==> run K: inputs <==
## BallCompetition
module BallCompetition(
    input	wire clk,					 
    input   wire rstn,					 
    input	wire	[3:0]  sw_in,  	 
    input   wire  [2:0]  key_in,		 
    output	wire	[1:0]  reg_ab,  	 
    output  wire  [7:0]  led_time,	 
    output  [8:0]  seg_led_1,			 
	 output  [8:0]  seg_led_2			 
);
clock: 6.3 ns
lec_check: 0
abc_area: 0
cap_margin: 20
core_margin: 2
core_utilization: 72
cts_cluster_diameter: 388
cts_cluster_size: 100
place_density: 0.39
setup_slack_margin: 1.53
slew_margin: 20
tns_end_percent: 10
run.sh (not shown) runs the stock make flow with config.mk's settings and CLKGATE_MAP_FILE=.
==> run E: changes against run K <==
ABC_AREA = 1   (was 0)
CTS_CLUSTER_DIAMETER = 395   (was 388)
PLACE_DENSITY = not set   (was 0.39)
PLACE_DENSITY_LB_ADDON = 0.04   (was not set)
SETUP_SLACK_MARGIN = 0.31   (was 1.53)
TNS_END_PERCENT = 5   (was 10)
==> flow/constraint.sdc (replaced) <==
create_clock -name core_clock -period 4.38 [get_ports {clk}]
set_input_delay 0.8760 -clock core_clock [delete_from_list [all_inputs] [get_ports {clk}]]
set_output_delay 0.8760 -clock core_clock [all_outputs]
set_load 0.01 [all_outputs]
==> summary of the runs <==
Run K passed the timing, DRC and antenna checks. Run E finished but fails on setup timing. Die size: run E is larger than run K (about 1.6%). Synthesized area: run K is lower than run E (1.7%). Of run E and run K, run E has the higher total power (gap 58%, measured against run K). Sequential share of layout area: run K is higher than run E (0.64 points).

========
==> v7 <==
==> flow/design.v <==
`timescale 1ns / 1ps
module key_debounce #(  
   parameter	DELAY_TIME = 250_000  
)(
		input wire	clk,		
		input wire  rstn,
		input wire	key_in,		
		output reg 	press_on			
);
reg		key_in_r0;		
reg		key_in_r1;		
reg 		key_in_nedge;		
reg	[$clog2(DELAY_TIME)-1:0]delay_cnt;		
reg		delay_flag;		 
always @(posedge clk or negedge rstn)
begin
    if(rstn == 1'b0) begin
        key_in_r0 <= 1'b0	;	
        key_in_r1 <= 1'b0	;	
    end
    else begin
       key_in_r0 <= key_in;
	   key_in_r1 <= key_in_r0;
    end
end
always @(posedge clk or negedge rstn)
begin
    if(rstn == 1'b0) begin
        key_in_nedge <= 1'b0;               
    end
    else begin
        key_in_nedge <= ~key_in_r0 & key_in_r1;
    end 
end
always @(posedge clk or negedge rstn)
begin
    if(rstn == 1'b0) begin
        delay_cnt  <= 'd0;	
    end
    else begin
        if((delay_flag == 1) && (delay_cnt == DELAY_TIME - 1))
				delay_cnt <= 0;
        else if ((delay_flag == 1) && (delay_cnt < DELAY_TIME - 1))
            delay_cnt <= delay_cnt + 1;
        else  
				delay_cnt <= 0;
    end
end
always @(posedge clk or negedge rstn)
begin
    if(rstn == 1'b0) begin
	 delay_flag <= 1'b0;		 
    end
    else begin
        if(key_in_nedge) begin	 
				delay_flag <= 1'b1;	 
        end
        else if (delay_cnt == DELAY_TIME - 1) begin
            delay_flag <= 1'b0;
        end
        else
            delay_flag <= delay_flag;
    end
end
always @(posedge clk or negedge rstn)
begin
    if(rstn == 1'b0) begin
        press_on <= 1'b0;
    end
    else begin
        if((delay_cnt == DELAY_TIME - 1) && (delay_flag == 1'b1)) begin		 
		    press_on <= 1'b1;
        end
        else begin
            press_on <= 1'b0;
        end
    end
end
endmodule
`timescale 1ns / 1ps
module Display(
    input	wire	clk,   
    input   wire  rstn,
    input	wire	[3:0]  sw_in,  
    input   wire  [2:0]  press_on,
    output	wire	[1:0]  reg_ab, 
    output  wire  [7:0]  led_time,
    output	wire 	[3:0]  seg_data_1, 
	 output	wire 	[3:0]  seg_data_2 
    );
localparam COUNT_1S = 12048;  
localparam Quarter_Time = 60; 	 
localparam Quarter_Time_rest = 10;	 
wire clk1h;
reg [13:0] counter ; 
reg [13:0] Qcounter ;
reg [6:0] scorer_A ; 
reg [6:0] scorer_B ; 
reg [6:0] Quarter_Time_Down ;	 
reg [2:0] Quarter_Time_rest_Down ;  
reg [4:0] AttackT_A ; 
reg [4:0] AttackT_B; 
reg [1:0] reg_ab_reg;
reg [7:0] led_time_reg ;
reg [3:0] seg_data_1_reg;
reg [3:0] seg_data_2_reg;
reg [1:0] DownCNT;	 
reg [6:0] countA_1;	 
reg [6:0] countA_2;	 
reg [6:0] countA_3;	 
reg [6:0] countB_1;	 
reg [6:0] countB_2;	 
reg [6:0] countB_3;	 
always @(posedge clk or negedge rstn)
begin
    if(rstn == 1'b0) begin	 
       led_time_reg <= 8'b0000_0000; 
       Qcounter <= 'd0; 
	    Quarter_Time_Down <= Quarter_Time;	
		 Quarter_Time_rest_Down <= Quarter_Time_rest;
	    DownCNT <= 'd0;
    end
    else begin
        if(Qcounter == COUNT_1S - 1) begin  
            Qcounter <= 'd0;
				if(Quarter_Time_Down == 0) begin        
						if(DownCNT == 2'd3) begin
						   DownCNT <= 2'd3;
							Quarter_Time_Down <=  0;
							Quarter_Time_rest_Down <= 0;
							led_time_reg <= {led_time_reg[5:0],1'b1,1'b1}; 
						end
						else begin
							if(Quarter_Time_rest_Down == 0)begin
								DownCNT <= DownCNT + 1'b1;
								Quarter_Time_Down <=  Quarter_Time;
								Quarter_Time_rest_Down <= Quarter_Time_rest;
								led_time_reg <= {led_time_reg[5:0],1'b1,1'b1}; 
							end
							else begin
								Quarter_Time_rest_Down <= Quarter_Time_rest_Down -1'b1;
							end
						end
				 end
				 else begin
					 Quarter_Time_Down <= Quarter_Time_Down - 1'b1;
				 end
        end
        else begin
           Qcounter <= Qcounter + 1; 
        end 
    end
end 
always @(posedge clk or negedge rstn)
begin
    if(rstn == 1'b0) begin
        scorer_A <= 'd0; 
        scorer_B <= 'd0; 
		  countA_1 <= 'd0;countA_2 <= 'd0;countA_3 <= 'd0;
		  countB_1 <= 'd0;countB_2 <= 'd0;countB_3 <= 'd0;
	 end
    else begin
        case(sw_in[3:1])
            3'b011:begin  
              case(press_on)  
                3'b001: begin
                    scorer_A <= scorer_A + 1;
						  countA_1 <= countA_1 + 1;
                end 
                3'b010: begin
                    scorer_A <= scorer_A + 2;
						  countA_2 <= countA_2 + 1;
                end 
                3'b100: begin
                    scorer_A <= scorer_A + 3;
						  countA_3 <= countA_3 + 1;
					 end
                default:begin
                    scorer_A <= scorer_A; 
                end
              endcase  
            end
            3'b111:begin  
               case(press_on)
                3'b001: begin
                    scorer_B <= scorer_B + 1;
						  countB_1 <= countB_1 + 1;
                end 
                3'b010: begin
                    scorer_B <= scorer_B + 2;
						  countB_2 <= countB_2 + 1;
                end 
                3'b100: begin
                    scorer_B <= scorer_B + 3;
						  countB_3 <= countB_3 + 1;
                end
                default:begin
                    scorer_B <= scorer_B; 
                end
              endcase     
            end			 
            default:begin
                scorer_A <= scorer_A; 
                scorer_B <= scorer_B; 
            end
        endcase
    end
end
always @(posedge clk or negedge rstn)
begin
    if(rstn == 1'b0) begin
        AttackT_A <= 5'd24;
        AttackT_B <= 5'd24;
        counter <=  'd0;
    end
    else begin
        case(sw_in[3:1])
		3'b000:begin    
              if(sw_in[0] == 1'b1) begin 
                    if(counter == COUNT_1S - 1) begin  
                            counter <= 'd0;
									 if(AttackT_A == 0) begin  
                                AttackT_A <= 0 ;
                            end
                            else begin
                               AttackT_A <= AttackT_A - 1'b1;
                            end
                    end
                    else begin
                       counter <= counter + 1;
                    end
             end
             else begin   
                counter <= counter;
             end   
		end
		3'b001:begin  
              if(sw_in[0] == 1'b1) begin  
                    if(counter == COUNT_1S - 1) begin  
                            counter <= 'd0;
                            if(AttackT_B == 0) begin 
                                AttackT_B <= 0 ;
                            end
                            else begin
                               AttackT_B <= AttackT_B - 1'b1;
                            end
                    end
                    else begin
                       counter <= counter + 1;
                    end
             end
             else begin   
                counter <= counter;
             end
		end
		3'b011:begin  
           counter <=  counter;
           AttackT_A <= AttackT_A;
		     AttackT_B <= AttackT_B;
		end
		3'b111:begin  
		     counter <=  counter;
           AttackT_A <= AttackT_A;
		     AttackT_B <= AttackT_B;
		end	
		default:begin
            counter <=  'd0;
            AttackT_A <= 5'd24;
		      AttackT_B <= 5'd24;
	    end
	   endcase
    end
end
always @(posedge clk or negedge rstn)
begin
    if(rstn == 1'b0) begin
		  seg_data_1_reg <= 4'd16; 
        seg_data_2_reg <= 4'd16;
		  reg_ab_reg <= 2'b11;
    end
    else begin
        case(sw_in[3:1])
		3'b000:begin    
            seg_data_2_reg <= AttackT_A%10; 
            seg_data_1_reg <= AttackT_A/10; 
			reg_ab_reg <= 2'b10;
		end
		3'b001:begin  
            seg_data_2_reg <= AttackT_B%10;
            seg_data_1_reg <= AttackT_B/10;
			reg_ab_reg <= 2'b01;
		end
		3'b011:begin  
            seg_data_2_reg <= scorer_A%10;
            seg_data_1_reg <= scorer_A/10;
			reg_ab_reg <= 2'b10;
		end
		3'b111:begin  
				seg_data_2_reg <= scorer_B%10;
				seg_data_1_reg <= scorer_B/10;
		   reg_ab_reg <= 2'b01;
		end			 
		3'b110:begin   
				if(Quarter_Time_Down == 0)begin
					seg_data_2_reg <= Quarter_Time_rest_Down%10;
					seg_data_1_reg <= Quarter_Time_rest_Down/10;end
				else begin
					seg_data_2_reg <= Quarter_Time_Down%10;
					seg_data_1_reg <= Quarter_Time_Down/10;end
		    reg_ab_reg <= 2'b00;
		end
		3'b100:begin   
            if(scorer_A > scorer_B) begin
					seg_data_2_reg <= 4'd10;   
					seg_data_1_reg <= scorer_A-scorer_B;   
					reg_ab_reg <= 2'b10;
			   end
				else if(scorer_A < scorer_B) begin
					seg_data_2_reg <= 4'd11;   
					seg_data_1_reg <= scorer_B-scorer_A;   
					reg_ab_reg <= 2'b01;
			   end 
				else begin	 
					seg_data_2_reg <= 4'd00;  
					seg_data_1_reg <= 4'd00;   
					reg_ab_reg <= 2'b00;
				end
		end
	   3'b010:begin
		case(press_on)	 
				3'b001:begin
					seg_data_2_reg <= countA_1%10;
					seg_data_1_reg <= countA_1/10;end
				3'b010:begin
					seg_data_2_reg <= countA_2%10;
					seg_data_1_reg <= countA_2/10;end
				3'b100:begin
					seg_data_2_reg <= countA_3%10;
					seg_data_1_reg <= countA_3/10;end
				endcase
		end
		3'b101:begin
				case(press_on)
				3'b001:begin
					seg_data_2_reg <= countB_1%10;
					seg_data_1_reg <= countB_1/10;end
				3'b010:begin
					seg_data_2_reg <= countB_2%10;
					seg_data_1_reg <= countB_2/10;end
				3'b100:begin
					seg_data_2_reg <= countB_3%10;
					seg_data_1_reg <= countB_3/10;end
				endcase
		end
		default:begin  
			seg_data_2_reg <= 4'd16;
			seg_data_1_reg <= 4'd16;
			reg_ab_reg <= 2'b11;
	    end
	endcase
    end
end    
assign reg_ab = reg_ab_reg;  
assign led_time = led_time_reg;
assign seg_data_1 = seg_data_1_reg;
assign seg_data_2 = seg_data_2_reg;
endmodule
`timescale 1ns / 1ps
module segment(
    input  [3:0] seg_data_1,
    input  [3:0] seg_data_2,
    output [8:0] seg_led_1,
    output [8:0] seg_led_2
);
function [8:0] seg;
    input [3:0] d;
    begin
        case (d)
            4'd0:  seg = 9'h3f;
            4'd1:  seg = 9'h06;
            4'd2:  seg = 9'h5b;
            4'd3:  seg = 9'h4f;
            4'd4:  seg = 9'h66;
            4'd5:  seg = 9'h6d;
            4'd6:  seg = 9'h7d;
            4'd7:  seg = 9'h07;
            4'd8:  seg = 9'h7f;
            4'd9:  seg = 9'h6f;
            4'd10: seg = 9'h77;  
            4'd11: seg = 9'h7c;  
            4'd12: seg = 9'h39;
            4'd13: seg = 9'h5e;
            4'd14: seg = 9'h79;
            default: seg = 9'h71;
        endcase
    end
endfunction
assign seg_led_1 = seg(seg_data_1);
assign seg_led_2 = seg(seg_data_2);
endmodule
`timescale 1ns / 1ps
module BallCompetition(
    input	wire clk,					 
    input   wire rstn,					 
    input	wire	[3:0]  sw_in,  	 
    input   wire  [2:0]  key_in,		 
    output	wire	[1:0]  reg_ab,  	 
    output  wire  [7:0]  led_time,	 
    output  [8:0]  seg_led_1,			 
	 output  [8:0]  seg_led_2			 
);
	localparam DelayTime = 250;   
   wire [2:0]	press_on;				 
	wire [3:0] seg_data_1;				 
	wire [3:0] seg_data_2;				 
    key_debounce	 
    #(.DELAY_TIME  (DelayTime))  
    key0
    (
		.clk(clk),		            
      .rstn(rstn),
      .key_in(key_in[0]),		
      .press_on(press_on[0])	       
    );
    key_debounce
    #(.DELAY_TIME  (DelayTime))  
    key1
    (
      .clk(clk),		           
      .rstn(rstn),
      .key_in(key_in[1]),		
      .press_on(press_on[1])	       
    );
    key_debounce
    #(.DELAY_TIME  (DelayTime))  
    key2
    (
      .clk(clk),		            
      .rstn(rstn),
      .key_in(key_in[2]),		
      .press_on(press_on[2])	      
    ); 
    Display u_Display(
      .clk(clk),  
      .rstn(rstn),
      .sw_in(sw_in),  
      .press_on(press_on),
      .reg_ab(reg_ab), 
      .led_time(led_time),
      .seg_data_1(seg_data_1),  
      .seg_data_2(seg_data_2)      
    );
    segment u_segment(
   .seg_data_1  (seg_data_1),	
	.seg_data_2  (seg_data_2),		
	.seg_led_1   (seg_led_1),		
	.seg_led_2	 (seg_led_2)
    );
endmodule
==> flow/run.sh <==
#!/bin/bash
# the make line also repeats each setting of config.mk as NAME=value (left out here)
make -C /OpenROAD-flow-scripts/flow DESIGN_CONFIG=/design/flow/config.mk WORK_HOME=/design/flow/orfs CLKGATE_MAP_FILE= finish
==> flow/config.mk <==
export PLATFORM = sky130hd
export DESIGN_NAME = BallCompetition
export DESIGN_NICKNAME = BallCompetition
export VERILOG_FILES = /design/flow/design.v
export SDC_FILE = /design/flow/constraint.sdc
export NUM_CORES = 4
export LEC_CHECK = 0
export ABC_AREA = 1
export CAP_MARGIN = 20
export CORE_ASPECT_RATIO = 1.08
export CORE_MARGIN = 2
export CORE_UTILIZATION = 72
export CTS_CLUSTER_DIAMETER = 332
export CTS_CLUSTER_SIZE = 15
export MAX_ROUTING_LAYER = met5
export PLACE_DENSITY_LB_ADDON = 0.28
export SETUP_SLACK_MARGIN = -0.15
export SLEW_MARGIN = 20
export TNS_END_PERCENT = 30
==> flow/constraint.sdc <==
create_clock -name core_clock -period 4.45 [get_ports {clk}]
set_input_delay 0.8900 -clock core_clock [delete_from_list [all_inputs] [get_ports {clk}]]
set_output_delay 0.8900 -clock core_clock [all_outputs]
set_load 0.01 [all_outputs]
==> inputs of v34, as changes to v7 <==
Settings changed: ABC_AREA 1 to default, CORE_ASPECT_RATIO 1.08 to default, CORE_UTILIZATION 72 to 27, CTS_CLUSTER_DIAMETER 332 to default, CTS_CLUSTER_SIZE 15 to default, MAX_ROUTING_LAYER met5 to default, PLACE_DENSITY_LB_ADDON 0.28 to default, SETUP_SLACK_MARGIN -0.15 to default, TNS_END_PERCENT 30 to default.
==> flow/constraint.sdc (replaced) <==
create_clock -name core_clock -period 7.86 [get_ports {clk}]
set_input_delay 1.5720 -clock core_clock [delete_from_list [all_inputs] [get_ports {clk}]]
set_output_delay 1.5720 -clock core_clock [all_outputs]
set_load 0.01 [all_outputs]
==> inputs of v39, as changes to v7 <==
Settings changed: ABC_AREA 1 to default, CORE_ASPECT_RATIO 1.08 to default, CORE_UTILIZATION 72 to 64, CTS_CLUSTER_DIAMETER 332 to default, CTS_CLUSTER_SIZE 15 to 99, MAX_ROUTING_LAYER met5 to default, PLACE_DENSITY_LB_ADDON 0.28 to default, SETUP_SLACK_MARGIN -0.15 to default, TNS_END_PERCENT 30 to default.
==> flow/constraint.sdc (replaced) <==
create_clock -name core_clock -period 5.49 [get_ports {clk}]
set_input_delay 1.0980 -clock core_clock [delete_from_list [all_inputs] [get_ports {clk}]]
set_output_delay 1.0980 -clock core_clock [all_outputs]
set_load 0.01 [all_outputs]
==> flow report <==
=================================================
Slack of the worst reg-to-reg path       -0.21 ns
Final WS setup                          -0.212 ns
Failing layout criteria              negative setup slack
Run status                           failed layout checks
Count of final setup violators                  5
=================================================
The numbers above come from v7.

==> flow report <==
=======================================================================
Slack of the worst reg-to-reg path                              0.27 ns
Run status                                                 finished clean
Seq pwr share                                                     39.2%
Final WS setup                                                 0.236 ns
Count of final setup violators                                        0
Clock tree root driver cell                                   clkbuf_16
Footprint of the multi-input gates                             6750 µm²
Fraction of the core area occupied by cells at floorplan          65.9%
=======================================================================
The numbers above come from v39.

==> flow report <==
============================================================
Utilization after layout                               31.2%
Run status                                      finished clean
Uppermost metal layer occupied by signal nets           met4
Final WS setup                                      0.800 ns
Slack of the worst reg-to-reg path                   1.85 ns
Depth of the CTS H-tree                                    4
Height of the die                                     206 µm
============================================================
The numbers above come from v34.

No activity file was given, so power comes from the tool's default toggle rates.
